==> v35: inputs <==
// path_math
module path_math
    (input [11:0] location,  
     input [11:0] target,  
     input [4:0] current_orientation,  
     input clock,
     input enable,
     input reset,
     output reg done,
	  output reg [4:0] needed_orientation,  
     output reg [11:0] move_command);
clock: 9.6 ns
lec_check: 0
cap_margin: 20
core_margin: 2
core_utilization: 72
max_routing_layer: met4
place_density_lb_addon: 0.02
setup_slack_margin: 2.74
slew_margin: 20
run.sh (not shown) runs the stock make flow with config.mk's settings and CLKGATE_MAP_FILE=.
==> v18 (differences from v35) <==
ABC_AREA = 1   (was default)
CORE_MARGIN = 9   (was 2)
CORE_UTILIZATION = 63   (was 72)
CTS_CLUSTER_SIZE = 16   (was default)
GPL_TIMING_DRIVEN = 0   (was default)
HOLD_SLACK_MARGIN = 0.06   (was default)
MAX_ROUTING_LAYER = default   (was met4)
PLACE_DENSITY_LB_ADDON = default   (was 0.02)
SETUP_SLACK_MARGIN = default   (was 2.74)
==> flow/constraint.sdc (replaced) <==
create_clock -name core_clock -period 12.0 [get_ports {clock}]
set_input_delay 2.4000 -clock core_clock [delete_from_list [all_inputs] [get_ports {clock}]]
set_output_delay 2.4000 -clock core_clock [all_outputs]
set_load 0.01 [all_outputs]
==> v34 (differences from v35) <==
PLACE_DENSITY_LB_ADDON = default   (was 0.02)
SETUP_SLACK_MARGIN = default   (was 2.74)
==> flow/constraint.sdc (replaced) <==
create_clock -name core_clock -period 7.36 [get_ports {clock}]
set_input_delay 1.4720 -clock core_clock [delete_from_list [all_inputs] [get_ports {clock}]]
set_output_delay 1.4720 -clock core_clock [all_outputs]
set_load 0.01 [all_outputs]
==> v22 (differences from v35) <==
ABC_AREA = 1   (was default)
CELL_PAD_IN_SITES_DETAIL_PLACEMENT = 2   (was default)
CELL_PAD_IN_SITES_GLOBAL_PLACEMENT = 3   (was default)
CORE_ASPECT_RATIO = 0.64   (was default)
CORE_MARGIN = 10   (was 2)
CORE_UTILIZATION = 33   (was 72)
CTS_CLUSTER_DIAMETER = 117   (was default)
CTS_CLUSTER_SIZE = 16   (was default)
GPL_TIMING_DRIVEN = 0   (was default)
HOLD_SLACK_MARGIN = 0.06   (was default)
PLACE_DENSITY_LB_ADDON = default   (was 0.02)
SETUP_SLACK_MARGIN = default   (was 2.74)
TNS_END_PERCENT = 30   (was default)
==> flow/constraint.sdc (replaced) <==
create_clock -name core_clock -period 12.0 [get_ports {clock}]
set_input_delay 2.4000 -clock core_clock [delete_from_list [all_inputs] [get_ports {clock}]]
set_output_delay 2.4000 -clock core_clock [all_outputs]
set_load 0.01 [all_outputs]
==> qor summary <==
quantity	v34	v35	v18	v22
Well-Tap Cells	756	756	931	1728
Area growth, synth to finish	20.0%	18.6%	6.15%	7.78%
Sequential fraction of total cell area	15.1%	15.3%	16.0%	15.7%
Actual transition at the worst max-transition pin	1.13 ns	1.75 ns	1.10 ns	1.18 ns
Die Footprint	0.0586 mm2	0.0586 mm2	0.0790 mm2	0.147 mm2
Run status	finished with violations	finished with violations	timing/DRC/antenna clean	timing/DRC/antenna clean
Layout check failures	setup timing	capacitance limit, slew limit, setup timing	-	-
Placed instance count	5553	5421	6598	7395
Most frequent cell on the critical path	sky130_fd_sc_hd__fa_1	sky130_fd_sc_hd__fa_1	sky130_fd_sc_hd__inv_1	sky130_fd_sc_hd__inv_1
AND-OR/OR-AND share of the synthesized area	13.2%	13.2%	10.1%	10.1%
M3 GR Usage	7.49%	7.07%	2.37%	1.78%
Width of the die	242 um	242 um	281 um	474 um
Count of routing violations after the opening detailed-route iteration	3269	3729	2642	2018
Final setup violation count	24	6	0	0
Logic inverters	888	888	1331	1331
Register area share after synthesis	18.1%	18.1%	17.0%	17.0%
Total detailed-routing wirelength	128 mm	132 mm	110 mm	157 mm

==> run a <==
path_math again, from the RTL that the note above started with.
clock: 7.29 ns
lec_check: 0
cap_margin: 15
core_margin: 2
core_utilization: 72
cts_cluster_diameter: 256
hold_slack_margin: -0.07
setup_slack_margin: -0.73
slew_margin: 40
==> run b (differences from run a) <==
- ABC_AREA: not set -> 1
- CAP_MARGIN: 15 -> 20
- CTS_CLUSTER_DIAMETER: 256 -> not set
- CTS_CLUSTER_SIZE: not set -> 15
- HOLD_SLACK_MARGIN: -0.07 -> not set
- PLACE_DENSITY_LB_ADDON: not set -> 0.16
- SETUP_SLACK_MARGIN: -0.73 -> 1.89
- SLEW_MARGIN: 40 -> 20
==> flow/constraint.sdc (replaced) <==
create_clock -name core_clock -period 11.8 [get_ports {clock}]
set_input_delay 2.3600 -clock core_clock [delete_from_list [all_inputs] [get_ports {clock}]]
set_output_delay 2.3600 -clock core_clock [all_outputs]
set_load 0.01 [all_outputs]
==> run c (differences from run a) <==
- CAP_MARGIN: 15 -> 20
- CORE_UTILIZATION: 72 -> 40
- CTS_CLUSTER_DIAMETER: 256 -> not set
- CTS_CLUSTER_SIZE: not set -> 16
- GPL_TIMING_DRIVEN: not set -> 0
- HOLD_SLACK_MARGIN: -0.07 -> 0.06
- SETUP_SLACK_MARGIN: -0.73 -> not set
- SLEW_MARGIN: 40 -> 20
==> flow/constraint.sdc (replaced) <==
create_clock -name core_clock -period 12.0 [get_ports {clock}]
set_input_delay 2.4000 -clock core_clock [delete_from_list [all_inputs] [get_ports {clock}]]
set_output_delay 2.4000 -clock core_clock [all_outputs]
set_load 0.01 [all_outputs]
==> flow_summary.yaml <==
# yosys + openroad results
drt:
  wl_met2_um: 53740
outcome:
  status: "timing/DRC/antenna clean"
synth:
  netlist-cell-type-count: 70
  yosys-top-cells-area: "ha_1 (22%), fa_1 (17%), inv_1 (11%)"
layout:
  fin_area_um2: 46240
sta:
  tightestPinTransition_ns: 1.030
worst_setup_path:
  worstPathArrival_ns: 10.03
(the above is from run b)
==> flow_summary.yaml <==
# yosys + openroad results
outcome:
  status: "timing/DRC/antenna clean"
worst_setup_path:
  worstPathArrival_ns: 11.93
  max_stage_delay_ns: 0.85
  path_delay_family: "adder cells"
synth:
  synthTopLogicFamily: "adder cells"
  netlist-cell-type-count: 90
  yosys-top-cells-area: "ha_1 (24%), fa_1 (18%), edfxtp_1 (12%)"
layout:
  fin_area_um2: 44160
(the above is from run c)
==> flow_summary.yaml <==
# yosys + openroad results
outcome:
  status: "finished with violations"
  violatedChecks: "negative setup slack"
synth:
  netlist-cell-type-count: 90
  yosys-top-cells-area: "ha_1 (24%), fa_1 (18%), edfxtp_1 (12%)"
clock_tree:
  numCtsBuffers: 29
sta:
  finalSetupViolCount: 24
  worst_slack_ns: -1.281
drt:
  wl_met2_um: 57150
layout:
  fin_area_um2: 48480
(the above is from run a)

==> inputs of build 79 <==
Starting RTL as in the previous note.
## path_math
module path_math
    (input [11:0] location,  
     input [11:0] target,  
     input [4:0] current_orientation,  
     input clock,
     input enable,
     input reset,
     output reg done,
	  output reg [4:0] needed_orientation,  
     output reg [11:0] move_command);  
	parameter DEG360 = 5'h18;
	parameter DEG180 = 5'h0C;
	reg [3:0] state;
	parameter IDLE 			 			= 4'h0;
	parameter NEEDED_ORIENTATION_1	= 4'h1;
	parameter ONE_CYCLE_DELAY_1		= 4'h2;
	parameter NEEDED_ORIENTATION_2	= 4'h3;
	parameter ONE_CYCLE_DELAY_2		= 4'h4;
	parameter PTC_AND_ANGLE 			= 4'h5;
	parameter DELTAS						= 4'h6;
	parameter ABS_DELTA_QUAD 			= 4'h7;
   parameter ORIENT_BASE_ANGLE		= 4'h8;
	parameter ABS_DY_DIV_SIN			= 4'h9;
	parameter REPORT			 			= 4'hF;
	reg orientation_helper_enable;
   wire [4:0] orientation_t;
	wire orientation_done;
   orientation_math om (.r_theta_original(location),.r_theta_final(target),.orientation(orientation_t),
  ...
export LEC_CHECK = 0
export CAP_MARGIN = 20
export CORE_MARGIN = 2
export CORE_UTILIZATION = 40
export SLEW_MARGIN = 20
create_clock -name core_clock -period 11.0 [get_ports {clock}]
==> trial 41: changes against build 79 <==
--- a/flow/config.mk
+++ b/flow/config.mk
@@ -5,7 +5,10 @@
 export SDC_FILE = /design/flow/constraint.sdc
 export NUM_CORES = 4
 export LEC_CHECK = 0
-export CAP_MARGIN = 20
+export CAP_MARGIN = 10
 export CORE_MARGIN = 2
-export CORE_UTILIZATION = 40
+export CORE_UTILIZATION = 72
+export CTS_CLUSTER_SIZE = 32
+export MAX_ROUTING_LAYER = met4
+export SETUP_SLACK_MARGIN = 0.76
 export SLEW_MARGIN = 20
==> flow/constraint.sdc (replaced) <==
create_clock -name core_clock -period 7.75 [get_ports {clock}]
set_input_delay 1.5500 -clock core_clock [delete_from_list [all_inputs] [get_ports {clock}]]
set_output_delay 1.5500 -clock core_clock [all_outputs]
set_load 0.01 [all_outputs]
==> trial 35: changes against build 79 <==
--- a/flow/config.mk
+++ b/flow/config.mk
@@ -6,6 +6,11 @@
 export NUM_CORES = 4
 export LEC_CHECK = 0
 export CAP_MARGIN = 20
+export CELL_PAD_IN_SITES_GLOBAL_PLACEMENT = 2
 export CORE_MARGIN = 2
-export CORE_UTILIZATION = 40
+export CORE_UTILIZATION = 49
+export GPL_ROUTABILITY_DRIVEN = 1
+export GPL_TIMING_DRIVEN = 1
+export PLACE_DENSITY_LB_ADDON = 0.01
+export SETUP_SLACK_MARGIN = 1.7
 export SLEW_MARGIN = 20
==> flow/constraint.sdc (replaced) <==
create_clock -name core_clock -period 8.39 [get_ports {clock}]
set_input_delay 1.6780 -clock core_clock [delete_from_list [all_inputs] [get_ports {clock}]]
set_output_delay 1.6780 -clock core_clock [all_outputs]
set_load 0.01 [all_outputs]
==> results <==
Trial 35 completed, yet does not pass: negative setup slack. Trial 41 completed and failed the layout checks on negative setup slack. Build 79 went through all stages and came out clean.
The highest critical path depth belongs to trial 41, the lowest to trial 35.
Sequential share of layout area, highest first: build 79, trial 41, trial 35.
Of build 79 and trial 41, trial 41 has the higher via count (gap 14%, measured against trial 41).
Register-to-register slack: build 79 > trial 35 > trial 41.

==> build 27 <==
Starting RTL as in the previous note.
Settings: LEC_CHECK=0, ABC_AREA=1, CAP_MARGIN=20, CELL_PAD_IN_SITES_DETAIL_PLACEMENT=0, CORE_ASPECT_RATIO=1.07, CORE_MARGIN=2, CORE_UTILIZATION=70, CTS_CLUSTER_DIAMETER=328, CTS_CLUSTER_SIZE=13, GPL_ROUTABILITY_DRIVEN=0, GPL_TIMING_DRIVEN=1, MAX_ROUTING_LAYER=met4, PLACE_DENSITY_LB_ADDON=0.09, SETUP_SLACK_MARGIN=-0.43, SLEW_MARGIN=35, TNS_END_PERCENT=15; clock period 8.4 ns.
==> build 12 (differences from build 27) <==
ABC_AREA = not set   (was 1)
CELL_PAD_IN_SITES_DETAIL_PLACEMENT = not set   (was 0)
CORE_ASPECT_RATIO = not set   (was 1.07)
CORE_UTILIZATION = 61   (was 70)
CTS_CLUSTER_DIAMETER = not set   (was 328)
CTS_CLUSTER_SIZE = 47   (was 13)
GPL_ROUTABILITY_DRIVEN = not set   (was 0)
GPL_TIMING_DRIVEN = not set   (was 1)
MAX_ROUTING_LAYER = not set   (was met4)
PLACE_DENSITY_LB_ADDON = not set   (was 0.09)
SETUP_SLACK_MARGIN = -0.86   (was -0.43)
SLEW_MARGIN = 20   (was 35)
TNS_END_PERCENT = not set   (was 15)
==> flow/constraint.sdc (replaced) <==
create_clock -name core_clock -period 8.71 [get_ports {clock}]
set_input_delay 1.7420 -clock core_clock [delete_from_list [all_inputs] [get_ports {clock}]]
set_output_delay 1.7420 -clock core_clock [all_outputs]
set_load 0.01 [all_outputs]
==> trial 70 (differences from build 27) <==
ABC_AREA = not set   (was 1)
CELL_PAD_IN_SITES_DETAIL_PLACEMENT = not set   (was 0)
CORE_ASPECT_RATIO = not set   (was 1.07)
CORE_UTILIZATION = 58   (was 70)
CTS_CLUSTER_DIAMETER = not set   (was 328)
CTS_CLUSTER_SIZE = not set   (was 13)
GPL_ROUTABILITY_DRIVEN = not set   (was 0)
GPL_TIMING_DRIVEN = not set   (was 1)
MAX_ROUTING_LAYER = not set   (was met4)
PLACE_DENSITY_LB_ADDON = not set   (was 0.09)
SETUP_SLACK_MARGIN = 2.18   (was -0.43)
SLEW_MARGIN = 20   (was 35)
TNS_END_PERCENT = not set   (was 15)
==> flow/constraint.sdc (replaced) <==
create_clock -name core_clock -period 8.71 [get_ports {clock}]
set_input_delay 1.7420 -clock core_clock [delete_from_list [all_inputs] [get_ports {clock}]]
set_output_delay 1.7420 -clock core_clock [all_outputs]
set_load 0.01 [all_outputs]
==> notes <==
In trial 70 the clock-buffer cell count is lower than in build 27, by 3. Flip-flop count is the same in build 12 and trial 70. Build 27 completed and failed the layout checks on setup timing. Build 12 completed and failed the layout checks on setup timing. Trial 70 finished but fails on setup timing. Synthesized cell count is the same in trial 70 and build 12. Via count, highest first: build 27, trial 70, build 12.

==> inputs of 11-17 <==
Starting RTL as in the previous note.
==> flow/design.v (excerpt) <==
module path_math
    (input [11:0] location,  
     input [11:0] target,  
     input [4:0] current_orientation,  
     input clock,
     input enable,
     input reset,
     output reg done,
	  output reg [4:0] needed_orientation,  
     output reg [11:0] move_command);
clock: 7.31 ns
lec_check: 0
cap_margin: 15
core_aspect_ratio: 0.9
core_margin: 2
core_utilization: 72
cts_cluster_size: 31
setup_slack_margin: -0.74
slew_margin: 40
==> 05-01: changes against 11-17 <==
==> flow/config.mk (replaced) <==
export PLATFORM = sky130hd
export DESIGN_NAME = path_math
export DESIGN_NICKNAME = path_math
export VERILOG_FILES = /design/flow/design.v
export SDC_FILE = /design/flow/constraint.sdc
export NUM_CORES = 4
export LEC_CHECK = 0
export CAP_MARGIN = 20
export CORE_MARGIN = 2
export CORE_UTILIZATION = 66
export CTS_CLUSTER_SIZE = 47
export MAX_ROUTING_LAYER = met4
export SETUP_SLACK_MARGIN = -0.86
export SLEW_MARGIN = 20
==> flow/constraint.sdc (replaced) <==
create_clock -name core_clock -period 9.65 [get_ports {clock}]
set_input_delay 1.9300 -clock core_clock [delete_from_list [all_inputs] [get_ports {clock}]]
set_output_delay 1.9300 -clock core_clock [all_outputs]
set_load 0.01 [all_outputs]
==> 06-06: changes against 11-17 <==
==> flow/config.mk (replaced) <==
export PLATFORM = sky130hd
export DESIGN_NAME = path_math
export DESIGN_NICKNAME = path_math
export VERILOG_FILES = /design/flow/design.v
export SDC_FILE = /design/flow/constraint.sdc
export NUM_CORES = 4
export LEC_CHECK = 0
export ABC_AREA = 1
export CAP_MARGIN = 20
export CELL_PAD_IN_SITES_DETAIL_PLACEMENT = 0
export CORE_ASPECT_RATIO = 1.07
export CORE_MARGIN = 2
export CORE_UTILIZATION = 72
export CTS_CLUSTER_DIAMETER = 328
export CTS_CLUSTER_SIZE = 13
export GPL_ROUTABILITY_DRIVEN = 0
export GPL_TIMING_DRIVEN = 1
export MAX_ROUTING_LAYER = met4
export PLACE_DENSITY_LB_ADDON = 0.09
export SETUP_SLACK_MARGIN = -0.43
export SLEW_MARGIN = 35
export TNS_END_PERCENT = 80
==> flow/constraint.sdc (replaced) <==
create_clock -name core_clock -period 6.98 [get_ports {clock}]
set_input_delay 1.3960 -clock core_clock [delete_from_list [all_inputs] [get_ports {clock}]]
set_output_delay 1.3960 -clock core_clock [all_outputs]
set_load 0.01 [all_outputs]
==> results <==
06-06 died in global routing, error GRT-0183. 11-17 finished with negative setup slack left. 05-01 reached the layout checks and failed them: negative setup slack. In 05-01 the synthesized cell count is lower than in 06-06, by 22%. Of 11-17 and 05-01, 11-17 has the higher final cell count (gap about 1.6%, measured against 05-01). In flip-flop count, 05-01 and 11-17 do not differ. Of 05-01 and 11-17, 05-01 has the higher sequential share of layout area (gap 0.81 points). In 05-01 the register-to-register slack is higher than in 11-17, by 2300 ps. Of 05-01 and 11-17, 05-01 has the higher worst setup slack (gap 960 ps). Core utilization: 05-01 is lower than 11-17 (12 points). In 05-01 the count of clock-buffer cells in the layout is lower than in 11-17, by 8.
